Design FIR, start of the top module:
module FIR #
(
    parameter inbit = 11,		 
    parameter outbit = 23,		
    parameter n=32
)
(
    input rst,
    input clk,
    input wire signed [inbit-1:0] infix,
    output reg signed [outbit-1:0] outfix
);
For scale: ~880 flip-flops, roughly 55000 um2 of cells after synthesis.
export LEC_CHECK = 0
export ABC_AREA = 0
export CAP_MARGIN = 30
export CELL_PAD_IN_SITES_DETAIL_PLACEMENT = 2
export CELL_PAD_IN_SITES_GLOBAL_PLACEMENT = 2
export CORE_MARGIN = 7
export CORE_UTILIZATION = 72
export CTS_CLUSTER_DIAMETER = 101
export CTS_CLUSTER_SIZE = 37
export GPL_TIMING_DRIVEN = 0
export MAX_ROUTING_LAYER = met4
export PLACE_DENSITY = 0.38
export SETUP_SLACK_MARGIN = 0.65
export SLEW_MARGIN = 5
create_clock -name core_clock -period 2.98 [get_ports {clk}]
run.sh (not shown) runs the stock make flow with config.mk's settings and CLKGATE_MAP_FILE=.
The starting point aborted during global placement without I/O (3_1_place_gp_skip_io), error GPL-0301.
Next try:
ABC_AREA = 1   (was 0)
CAP_MARGIN = 20   (was 30)
CELL_PAD_IN_SITES_DETAIL_PLACEMENT = default   (was 2)
CELL_PAD_IN_SITES_GLOBAL_PLACEMENT = default   (was 2)
CORE_MARGIN = 2   (was 7)
CORE_UTILIZATION = 70   (was 72)
CTS_CLUSTER_DIAMETER = 358   (was 101)
CTS_CLUSTER_SIZE = default   (was 37)
GPL_TIMING_DRIVEN = default   (was 0)
MAX_ROUTING_LAYER = default   (was met4)
PLACE_DENSITY = default   (was 0.38)
SETUP_SLACK_MARGIN = 0.27   (was 0.65)
SLEW_MARGIN = 20   (was 5)
clock period = 3.5 ns   (was 2.98 ns; I/O delays follow)
What happened:
- Now the flow completed with no timing, DRC or antenna violations
- die size climbs by about 12%
- synthesized area increases by 17%
- synthesized cell count rose by about 55%
Next try:
ABC_AREA = 0   (was 1)
CELL_PAD_IN_SITES_GLOBAL_PLACEMENT = 1   (was default)
CORE_ASPECT_RATIO = 1.23   (was default)
CORE_UTILIZATION = 40   (was 70)
CTS_CLUSTER_DIAMETER = 68   (was 358)
SETUP_SLACK_MARGIN = 0.82   (was 0.27)
SLEW_MARGIN = 30   (was 20)
clock period = 5.06 ns   (was 3.5 ns; I/O delays follow)
Effect: Global-route usage goes down by 21 points. Non-clock buffer count falls by 113. Final cell count shrinks by 26%. Hold slack improves by 0.044 ns. Power came out lower by 33%. Setup slack improves by 0.64 ns. Clock-buffer cell count climbs by 34. Die size came out higher by 49%. Design area went down by 13%. Flip-flop count does not change. First-iteration DRC count came out lower by 81%.
Next try:
ABC_AREA = default   (was 0)
CAP_MARGIN = 15   (was 20)
CELL_PAD_IN_SITES_GLOBAL_PLACEMENT = default   (was 1)
CORE_ASPECT_RATIO = default   (was 1.23)
CORE_UTILIZATION = 72   (was 40)
CTS_CLUSTER_DIAMETER = default   (was 68)
CTS_CLUSTER_SIZE = 32   (was default)
SETUP_SLACK_MARGIN = 0.51   (was 0.82)
SLEW_MARGIN = 20   (was 30)
clock period = 2.87 ns   (was 5.06 ns; I/O delays follow)
Effect:
- The changed run died in global routing (5_1_grt), error GRT-0232
- die area is lower by 44%
- synthesized cell count is unchanged
- area after synthesis stays the same

## run 1
FIR again, from the RTL that the note above started with.
Settings: LEC_CHECK=0, CAP_MARGIN=20, CORE_MARGIN=2, CORE_UTILIZATION=40, SLEW_MARGIN=20; clock period 4.2 ns.
Having completed the whole flow, run 1 delivered a layout that passed the timing, DRC and antenna checks.
> inputs changed (run 1 -> run 2)
# run 1
export LEC_CHECK = 0
export CAP_MARGIN = 20
export CORE_MARGIN = 2
export CORE_UTILIZATION = 40
export SLEW_MARGIN = 20
create_clock -name core_clock -period 4.2 [get_ports {clk}]
# run 2
export LEC_CHECK = 0
export ABC_AREA = 1
export CAP_MARGIN = 15
export CORE_MARGIN = 2
export CORE_UTILIZATION = 72
export SETUP_SLACK_MARGIN = 0.2
export SLEW_MARGIN = 20
create_clock -name core_clock -period 3.44 [get_ports {clk}]
[summary]
- As of run 2, chip width had fallen by more than 10% compared to run 1.
- Run 2 vs run 1 on global placer's final weighted congestion: run 2 is the higher one.
- Run 2 vs. run 1: tally of unique sky130hd cells used after synthesis now smaller; overall power of the completed layout now larger.
- Of run 2 and run 1, the run reporting the higher areal power density over the cells was run 2.
- The final reports for run 2 and run 1 show power in sequential cells higher in the former.
diff inputs: run 2 => run 3
# run 2
export LEC_CHECK = 0
export ABC_AREA = 1
export CAP_MARGIN = 15
export CORE_MARGIN = 2
export CORE_UTILIZATION = 72
export SETUP_SLACK_MARGIN = 0.2
export SLEW_MARGIN = 20
create_clock -name core_clock -period 3.44 [get_ports {clk}]
# run 3
export LEC_CHECK = 0
export ABC_AREA = 1
export CAP_MARGIN = 15
export CORE_MARGIN = 2
export CORE_UTILIZATION = 72
export CTS_CLUSTER_DIAMETER = 47
export CTS_CLUSTER_SIZE = 74
export HOLD_SLACK_MARGIN = 0.27
export SETUP_SLACK_MARGIN = -0.11
export SLEW_MARGIN = 20
create_clock -name core_clock -period 2.3 [get_ports {clk}]
==> comparison <==
Stage in which a tool error killed run 3: global routing.
As far as count of clock tree sinks is concerned, run 2 and run 3 perform about the same.
Total clock buffers created by CTS (run 2 / run 3): 0.903
Run 3 against run 2: unique cell type count in the Yosys netlist about even; parity-gate share of the synthesized area counting xor and xnor cells barely changed; chip area line of the yosys report neither gained nor lost much; placed instance count rose 591; post-synth net total essentially unchanged.
Looking at placed standard-cell area, run 3 sits about 8% higher than run 2 does.
Between run 2 and run 3, the global placement routability congestion is lower for run 2.
> inputs changed (run 3 -> run 4)
# run 3
export LEC_CHECK = 0
export ABC_AREA = 1
export CAP_MARGIN = 15
export CORE_MARGIN = 2
export CORE_UTILIZATION = 72
export CTS_CLUSTER_DIAMETER = 47
export CTS_CLUSTER_SIZE = 74
export HOLD_SLACK_MARGIN = 0.27
export SETUP_SLACK_MARGIN = -0.11
export SLEW_MARGIN = 20
create_clock -name core_clock -period 2.3 [get_ports {clk}]
# run 4
export LEC_CHECK = 0
export ABC_AREA = 1
export CAP_MARGIN = 0
export CELL_PAD_IN_SITES_GLOBAL_PLACEMENT = 2
export CORE_ASPECT_RATIO = 0.59
export CORE_MARGIN = 2
export CORE_UTILIZATION = 41
export CTS_CLUSTER_DIAMETER = 348
export HOLD_SLACK_MARGIN = -0.01
export MIN_ROUTING_LAYER = met2
export PLACE_DENSITY_LB_ADDON = 0.21
export SLEW_MARGIN = 5
create_clock -name core_clock -period 4.2 [get_ports {clk}]
Results
- Comparing run 3 against run 4, there is no change at all in post-synthesis cell count.
- For the worst slack after detailed placement, run 4 came in 1.21 ns higher than run 3 did.
- Summary of the comparison: horizontal die dimension is higher in run 4, relative to run 3.
- Count of cells resized by post-cts repair came out lower on run 4 than on run 3.
- Number of setup buffers added after CTS down 41 in run 4 wrt run 3
- Run 4 and run 3: no clean run
- Run 4 is listed as incomplete: the tool reported an error in global routing and the run ended there.
- Looking at area enclosed by the die boundary, run 4 sits about 75% higher than run 3 does.
- HPWL reported at the end of detailed placement (lower): run 3
Modified inputs, run 5 compared to run 4
# run 4
export LEC_CHECK = 0
export ABC_AREA = 1
export CAP_MARGIN = 0
export CELL_PAD_IN_SITES_GLOBAL_PLACEMENT = 2
export CORE_ASPECT_RATIO = 0.59
export CORE_MARGIN = 2
export CORE_UTILIZATION = 41
export CTS_CLUSTER_DIAMETER = 348
export HOLD_SLACK_MARGIN = -0.01
export MIN_ROUTING_LAYER = met2
export PLACE_DENSITY_LB_ADDON = 0.21
export SLEW_MARGIN = 5
create_clock -name core_clock -period 4.2 [get_ports {clk}]
# run 5
export LEC_CHECK = 0
export CAP_MARGIN = 20
export CORE_MARGIN = 2
export CORE_UTILIZATION = 68
export CTS_CLUSTER_DIAMETER = 358
export SLEW_MARGIN = 20
create_clock -name core_clock -period 3.5 [get_ports {clk}]
==> results <==
Final checks on run 5, whose flow otherwise completed, came back failing, citing setup timing. Run 4 | ERROR | global routing. On run 5: fraction of synthesized cell area in xor and xnor cells is 8.6 points higher than what run 4 gave. Row count was lower in run 5 than in run 4. Run 5 — sequential-to-total area share from yosys stat 4.7 points higher, run 4 as reference. Chip area estimate from yosys synthesis ends up lower on run 5. Run 4 → run 5: cell total in the yosys stat output down 3419; number of buffers inserted to repair setup after CTS has increased; worst slack at placement now smaller. Run 5 vs run 4: post-place instance area down. Compared to run 4, run 5 has netlist area before placement 15% lower. In the floorplan summary, run 5 is listed with a die area less than that of run 4.

The RTL this note starts from:
==> flow/design.v <==
`timescale 1ns / 1ps
module FIR #
(
    parameter inbit = 11,		 
    parameter outbit = 23,		
    parameter n=32
)
(
    input rst,
    input clk,
    input wire signed [inbit-1:0] infix,
    output reg signed [outbit-1:0] outfix
);
reg signed [outbit-1:0] mul [0:31];
reg signed [outbit-1:0] add [0:30];
integer  i;
wire signed [outbit-1:0] sh1,sh2,sh3,sh5;
wire signed [outbit-1:0] w0,w1,w2,w3,w4,w5,w6,w7,w8,w9,w10,w11,w12,w13,w14;  
assign sh1 = infix<<1;
assign sh2 = infix<<2;
assign sh3 = infix<<3;
assign sh5 = infix<<5;
assign w0 = infix; 
assign w1 = sh1; 
assign w2 = -infix; 
assign w3 = -sh1-infix;	 
assign w4 = sh2;  
assign w5 = sh1+infix;  
assign w6 = -sh2-infix;	 
assign w7 = -sh2-sh1;	 
assign w8 =sh2+infix;	 
assign w9 = sh3+sh2;	 
assign w10 = -sh1;		 
assign w11 = -(infix<<4) - (sh2 + sh1);	 
assign w12 = -sh3-infix;			 
assign w13 = (sh5)+(sh3+sh2)+(sh1+infix);		 
assign w14 = (infix<<6)+(sh5+sh2)+(sh1+infix);		 
always @(posedge clk) begin
    if (rst) begin
		outfix <= 0;
    end else begin 
		outfix <= mul[0] +add[0];
	end
end
always @(posedge clk) begin
    if (rst) begin
        for(i=0;i<32;i=i+1)
			mul[i] <= 0;
    end else begin 
        mul[0] <= w0;
        mul[1] <= w1;
		mul[2] <= w2;
		mul[3] <= w3;
		mul[4] <=0;
		mul[5] <= w4;
		mul[6] <= w5;
		mul[7] <= w6;
		mul[8] <= w7;
		mul[9] <= w8;
		mul[10] <= w9;
		mul[11] <= w10;
		mul[12] <= w11;
		mul[13] <= w12;
		mul[14] <= w13;
		mul[15] <= w14;
		mul[16] <= w14;
		mul[17] <= w13;
		mul[18] <= w12;
		mul[19] <= w11;
		mul[20] <= w10;
		mul[21] <= w9;
		mul[22] <= w8;
		mul[23] <= w7;
		mul[24] <= w6;
		mul[25] <= w5;
		mul[26] <= w4;
		mul[27] <= 0;
		mul[28] <= w3;
		mul[29] <= w2;
		mul[30] <= w1;
		mul[31] <= w0;
    end
end
always @(posedge clk) begin
    if (rst) begin
        for(i=0;i<31;i=i+1)
			add[i] <= 0;
    end else begin 
        add[0] <= mul[1]+add[1];
        add[1] <= mul[2]+add[2];
		add[2] <= mul[3]+add[3];
		add[3] <= add[4];
		add[4] <= mul[5]+add[5];
		add[5] <= mul[6]+add[6];
		add[6] <= mul[7]+add[7];
		add[7] <= mul[8]+add[8];
		add[8] <= mul[9]+add[9];
		add[9] <= mul[10]+add[10];
		add[10] <= mul[11]+add[11];
		add[11] <= mul[12]+add[12];
		add[12] <= mul[13]+add[13];
		add[13] <= mul[14]+add[14];
		add[14] <= mul[15]+add[15];
		add[15] <= mul[16]+add[16];
		add[16] <= mul[17]+add[17];
		add[17] <= mul[18]+add[18];
		add[18] <= mul[19]+add[19];
		add[19] <= mul[20]+add[20];
		add[20] <= mul[21]+add[21];
		add[21] <= mul[22]+add[22];
		add[22] <= mul[23]+add[23];
		add[23] <= mul[24]+add[24];
		add[24] <= mul[25]+add[25];
		add[25] <= mul[26]+add[26];
		add[26] <= add[27];
		add[27] <= mul[28]+add[28];
		add[28] <= mul[29]+add[29];
		add[29] <= mul[30]+add[30];
		add[30] <= mul[31];
    end
end
endmodule
==> flow/config.mk <==
export PLATFORM = sky130hd
export DESIGN_NAME = FIR
export DESIGN_NICKNAME = FIR
export VERILOG_FILES = /design/flow/design.v
export SDC_FILE = /design/flow/constraint.sdc
export NUM_CORES = 4
export LEC_CHECK = 0
export ABC_AREA = 1
export CAP_MARGIN = 15
export CORE_MARGIN = 2
export CORE_UTILIZATION = 72
export CTS_CLUSTER_DIAMETER = 395
export CTS_CLUSTER_SIZE = 74
export HOLD_SLACK_MARGIN = 0.27
export SETUP_SLACK_MARGIN = -0.02
export SLEW_MARGIN = 20
==> flow/constraint.sdc <==
create_clock -name core_clock -period 2.3 [get_ports {clk}]
set_input_delay 0.4600 -clock core_clock [delete_from_list [all_inputs] [get_ports {clk}]]
set_output_delay 0.4600 -clock core_clock [all_outputs]
set_load 0.01 [all_outputs]
The first run did not get past global routing (5_1_grt) on GRT-0116.
Rerun with:
Settings changed: CAP_MARGIN 15 to 0, CORE_UTILIZATION 72 to 70, CTS_CLUSTER_DIAMETER 395 to not set, CTS_CLUSTER_SIZE 74 to 36, HOLD_SLACK_MARGIN 0.27 to not set, SETUP_SLACK_MARGIN -0.02 to 0.53.
Clock period 2.3 ns to 3.23 ns, I/O delays scaled along.
After rerunning:
- This time the run completed, yet does not pass: setup timing
- synthesized area stays the same
- die size grows by 2.8%
- synthesized cell count is unchanged
Power and IR drop assume default switching activity.
